## SimulatedDevice
module SimulatedDevice(
    input[1:0] global_state,
    input sys_clk,
    input rx,
    output tx,
    input turn_left_signal,
    input turn_right_signal,
    input move_forward_signal,
    input move_backward_signal,
    input place_barrier_signal,
    input destroy_barrier_signal,
    input rst,
    input clutch,
    input throttle,
    input brake,
    input power_on,
    input power_off,
    output front_detector,
    output back_detector,
    output left_detector,
    output right_detector,
    output move_backward_light,
    output move_forward_light,
    output turn_left_light,
    output turn_right_light,
    output power_light,
    output reg [2:0] state_light,
    output reg [3:0] moving_light,
    output [7:0] seg1,
    output [7:0] seg2,
    output [7:0] an
    );
Size in the first run: about 4,900 cells after synthesis, ~470 flip-flops, about 32,000 um2 of cells after synthesis.
make LEC_CHECK=0 ABC_AREA=1 CAP_MARGIN=20 CELL_PAD_IN_SITES_GLOBAL_PLACEMENT=1 CORE_ASPECT_RATIO=1.57 CORE_MARGIN=4 CORE_UTILIZATION=41 CTS_CLUSTER_SIZE=30 SLEW_MARGIN=20 TNS_END_PERCENT=10 finish   # period 22.6 ns
run.sh (not shown) runs the stock make flow with config.mk's settings and CLKGATE_MAP_FILE=.
The first run completed without violations.
Rerun with:
CELL_PAD_IN_SITES_GLOBAL_PLACEMENT = default   (was 1)
CORE_ASPECT_RATIO = default   (was 1.57)
CORE_MARGIN = 2   (was 4)
CORE_UTILIZATION = 72   (was 41)
CTS_CLUSTER_DIAMETER = 382   (was default)
CTS_CLUSTER_SIZE = 98   (was 30)
TNS_END_PERCENT = default   (was 10)
clock period = 11.3 ns   (was 22.6 ns; I/O delays follow)
Result: With this change the flow stopped in global routing (5_1_grt) with GRT-0232. Synthesized area is unchanged. Synthesized cell count stays the same. Die size decreases by about 44%.
Rerun with:
CORE_UTILIZATION = 62   (was 72)
CTS_CLUSTER_DIAMETER = default   (was 382)
CTS_CLUSTER_SIZE = default   (was 98)
clock period = 11.1 ns   (was 11.3 ns; I/O delays follow)
The new run finished but failed the layout checks on setup timing.
Synthesized cell count is unchanged.
Area after synthesis is unchanged.
Die area grows by 16%.
Rerun with:
CORE_UTILIZATION = 72   (was 62)
CTS_CLUSTER_DIAMETER = 268   (was default)
PLACE_DENSITY = 0.62   (was default)
SETUP_SLACK_MARGIN = -1.04   (was default)
clock period = 13.6 ns   (was 11.1 ns; I/O delays follow)
- The new run ran to the end with violations: setup timing
- register-to-register slack improved by 0.58 ns
- non-clock buffer count falls by 127
- utilization rises by 10 points
- synthesized area is unchanged
- die area falls by 14%
- total power falls by 18%
- count of clock-buffer cells in the layout falls by 7
- cell area falls by 3.4%

========
Starting RTL as in the previous note.
clock: 18.5 ns
lec_check: 0
cap_margin: 35
core_aspect_ratio: 1.57
core_margin: 2
core_utilization: 72
cts_cluster_size: 21
hold_slack_margin: 0.29
place_density_lb_addon: 0.14
slew_margin: 20
The baseline aborted during global routing (5_1_grt).
Next try:
--- a/flow/config.mk
+++ b/flow/config.mk
@@ -8,2 +8 @@
-export CAP_MARGIN = 35
-export CORE_ASPECT_RATIO = 1.57
+export CAP_MARGIN = 20
@@ -11,4 +10 @@
-export CORE_UTILIZATION = 72
-export CTS_CLUSTER_SIZE = 21
-export HOLD_SLACK_MARGIN = 0.29
-export PLACE_DENSITY_LB_ADDON = 0.14
+export CORE_UTILIZATION = 41
==> flow/constraint.sdc (replaced) <==
create_clock -name core_clock -period 23.9 [get_ports {sys_clk}]
set_input_delay 4.7800 -clock core_clock [delete_from_list [all_inputs] [get_ports {sys_clk}]]
set_output_delay 4.7800 -clock core_clock [all_outputs]
set_load 0.01 [all_outputs]
The changed run produced a clean layout. Area after synthesis does not change. Die area rose by 74%. Synthesized cell count does not change.
Next try:
--- a/flow/config.mk
+++ b/flow/config.mk
@@ -7,0 +8 @@
+export ABC_AREA = 1
@@ -9 +10,2 @@
-export CORE_MARGIN = 2
+export CORE_ASPECT_RATIO = 1.57
+export CORE_MARGIN = 4
@@ -11,0 +14 @@
+export TNS_END_PERCENT = 10
==> flow/constraint.sdc (replaced) <==
create_clock -name core_clock -period 22.6 [get_ports {sys_clk}]
set_input_delay 4.5200 -clock core_clock [delete_from_list [all_inputs] [get_ports {sys_clk}]]
set_output_delay 4.5200 -clock core_clock [all_outputs]
set_load 0.01 [all_outputs]
Total power climbs by 5.6%; hold slack improved by 0.0044 ns; wire length drops by 10%; setup slack improved by 0.81 ns; global-route usage drops by 0.78 points; combinational power climbs by 48%.
Next try:
--- a/flow/config.mk
+++ b/flow/config.mk
@@ -10,3 +10,3 @@
-export CORE_ASPECT_RATIO = 1.57
-export CORE_MARGIN = 4
-export CORE_UTILIZATION = 41
+export CORE_MARGIN = 2
+export CORE_UTILIZATION = 65
+export SETUP_SLACK_MARGIN = -0.8
@@ -14 +13,0 @@
-export TNS_END_PERCENT = 10
==> flow/constraint.sdc (replaced) <==
create_clock -name core_clock -period 13.3 [get_ports {sys_clk}]
set_input_delay 2.6600 -clock core_clock [delete_from_list [all_inputs] [get_ports {sys_clk}]]
set_output_delay 2.6600 -clock core_clock [all_outputs]
set_load 0.01 [all_outputs]
What happened: With this change the flow produced a layout that fails on negative setup slack. Power is higher by 72%. Die size shrinks by 38%. Synthesized area does not change. Worst hold slack got worse by 0.0041 ns. Utilization increases by 40 points. Synthesized cell count stays the same. Non-clock buffer count grows by 582. Flip-flop count is unchanged. Sequential share of layout area is lower by 3.9 points. Wire length grows by 28%. Setup slack is worse by 4.3 ns.
Next try:
--- a/flow/config.mk
+++ b/flow/config.mk
@@ -8 +7,0 @@
-export ABC_AREA = 1
@@ -11,2 +10,2 @@
-export CORE_UTILIZATION = 65
-export SETUP_SLACK_MARGIN = -0.8
+export CORE_UTILIZATION = 66
+export CTS_CLUSTER_SIZE = 80
==> flow/constraint.sdc (replaced) <==
create_clock -name core_clock -period 15.1 [get_ports {sys_clk}]
set_input_delay 3.0200 -clock core_clock [delete_from_list [all_inputs] [get_ports {sys_clk}]]
set_output_delay 3.0200 -clock core_clock [all_outputs]
set_load 0.01 [all_outputs]
The changed run completed and failed the layout checks on negative setup slack.
Sequential power went down by about 10%.
Cell area went up by 10%.
First-iteration DRC count went up by 70%.
Non-clock buffer count went up by 327.
Wire length went up by 24%.
Sequential cell count stays the same.
Setup slack loses 2.4 ns.
Critical path depth went down by 25.
Next try:
--- a/flow/config.mk
+++ b/flow/config.mk
@@ -7,0 +8 @@
+export ABC_AREA = 1
@@ -10,2 +11,2 @@
-export CORE_UTILIZATION = 66
-export CTS_CLUSTER_SIZE = 80
+export CORE_UTILIZATION = 65
+export SETUP_SLACK_MARGIN = -1.04
==> flow/constraint.sdc (replaced) <==
create_clock -name core_clock -period 16.3 [get_ports {sys_clk}]
set_input_delay 3.2600 -clock core_clock [delete_from_list [all_inputs] [get_ports {sys_clk}]]
set_output_delay 3.2600 -clock core_clock [all_outputs]
set_load 0.01 [all_outputs]
This time the run finished with timing, DRC and antenna clean.
Area after synthesis came out lower by 6.3%.
Wire length came out lower by 40%.
Cell area came out lower by 18%.
Worst hold slack is worse by 0.0097 ns.
Global-route usage came out lower by 10 points.
Power came out lower by 9.4%.
Core utilization came out lower by 12 points.

========
Starting RTL as in the previous note.
export LEC_CHECK = 0
export ABC_AREA = 1
export CAP_MARGIN = 20
export CELL_PAD_IN_SITES_DETAIL_PLACEMENT = 0
export CELL_PAD_IN_SITES_GLOBAL_PLACEMENT = 0
export CORE_MARGIN = 2
export CORE_UTILIZATION = 71
export CTS_CLUSTER_DIAMETER = 295
export CTS_CLUSTER_SIZE = 35
export MAX_ROUTING_LAYER = met5
export PLACE_DENSITY_LB_ADDON = 0.29
export SETUP_SLACK_MARGIN = -0.81
export SLEW_MARGIN = 5
export TNS_END_PERCENT = 60
create_clock -name core_clock -period 13.4 [get_ports {sys_clk}]
The starting point stopped in 5_1_grt.
Change:
Settings changed: ABC_AREA 1 to unset, CELL_PAD_IN_SITES_DETAIL_PLACEMENT 0 to unset, CELL_PAD_IN_SITES_GLOBAL_PLACEMENT 0 to unset, CORE_UTILIZATION 71 to 40, CTS_CLUSTER_DIAMETER 295 to unset, CTS_CLUSTER_SIZE 35 to unset, MAX_ROUTING_LAYER met5 to unset, PLACE_DENSITY_LB_ADDON 0.29 to unset, SETUP_SLACK_MARGIN -0.81 to unset, SLEW_MARGIN 5 to 20, TNS_END_PERCENT 60 to unset.
Clock period 13.4 ns to 23.9 ns, I/O delays scaled along.
Result: The changed run completed without violations. Area after synthesis came out higher by 6.7%. Die size went up by 87%. Synthesized cell count shrinks by 7.5%.

========
v6:
SimulatedDevice again, from the RTL that the note above started with.
==> flow/config.mk <==
export PLATFORM = sky130hd
export DESIGN_NAME = SimulatedDevice
export DESIGN_NICKNAME = SimulatedDevice
export VERILOG_FILES = /design/flow/design.v
export SDC_FILE = /design/flow/constraint.sdc
export NUM_CORES = 4
export LEC_CHECK = 0
export CAP_MARGIN = 20
export CELL_PAD_IN_SITES_DETAIL_PLACEMENT = 2
export CORE_MARGIN = 2
export CORE_UTILIZATION = 67
export CTS_CLUSTER_SIZE = 75
export MAX_ROUTING_LAYER = met4
export PLACE_DENSITY_LB_ADDON = 0.07
export SETUP_SLACK_MARGIN = 2.5
export SLEW_MARGIN = 20
==> flow/constraint.sdc <==
create_clock -name core_clock -period 20.7 [get_ports {sys_clk}]
set_input_delay 4.1400 -clock core_clock [delete_from_list [all_inputs] [get_ports {sys_clk}]]
set_output_delay 4.1400 -clock core_clock [all_outputs]
set_load 0.01 [all_outputs]
Stage in which a tool error killed v6: detailed placement (3_5_place_dp).
Setup changes, v6 to v7
==> flow/config.mk <==
export PLATFORM = sky130hd
export DESIGN_NAME = SimulatedDevice
export DESIGN_NICKNAME = SimulatedDevice
export VERILOG_FILES = /design/flow/design.v
export SDC_FILE = /design/flow/constraint.sdc
export NUM_CORES = 4
export LEC_CHECK = 0
export ABC_AREA = 1
export CAP_MARGIN = 20
export CORE_MARGIN = 2
export CORE_UTILIZATION = 72
export CTS_CLUSTER_DIAMETER = 361
export PLACE_DENSITY = 0.42
export SLEW_MARGIN = 20
==> flow/constraint.sdc <==
create_clock -name core_clock -period 17.3 [get_ports {sys_clk}]
set_input_delay 3.4600 -clock core_clock [delete_from_list [all_inputs] [get_ports {sys_clk}]]
set_output_delay 3.4600 -clock core_clock [all_outputs]
set_load 0.01 [all_outputs]
==> comparison <==
- v7 completed end to end with timing, DRC and antenna clean.
- Parity-gate share of the synthesized area counting xor and xnor cells for v7 is lower than for v6.
- The synthesized instance count reported for v7 is greater than that of v6 by 368.
- [v7 vs v6] fraction of the yosys area taken by sequential cells: higher in v7
- From v6 to v7 the numbers moved as follows: die boundary height went down 6.5%; share of async-settable or async-resettable flops after synthesis held.
- Comparing global placer's final weighted congestion for v7 and v6, the bigger number came from v6.
- Going from v6 to v7, the area after synthesis was found to have gone down by 6.3%.
- Looking only at total die area, and setting everything else aside, the lower value of v7 and v6 goes to v7.
Power and IR drop assume default switching activity.
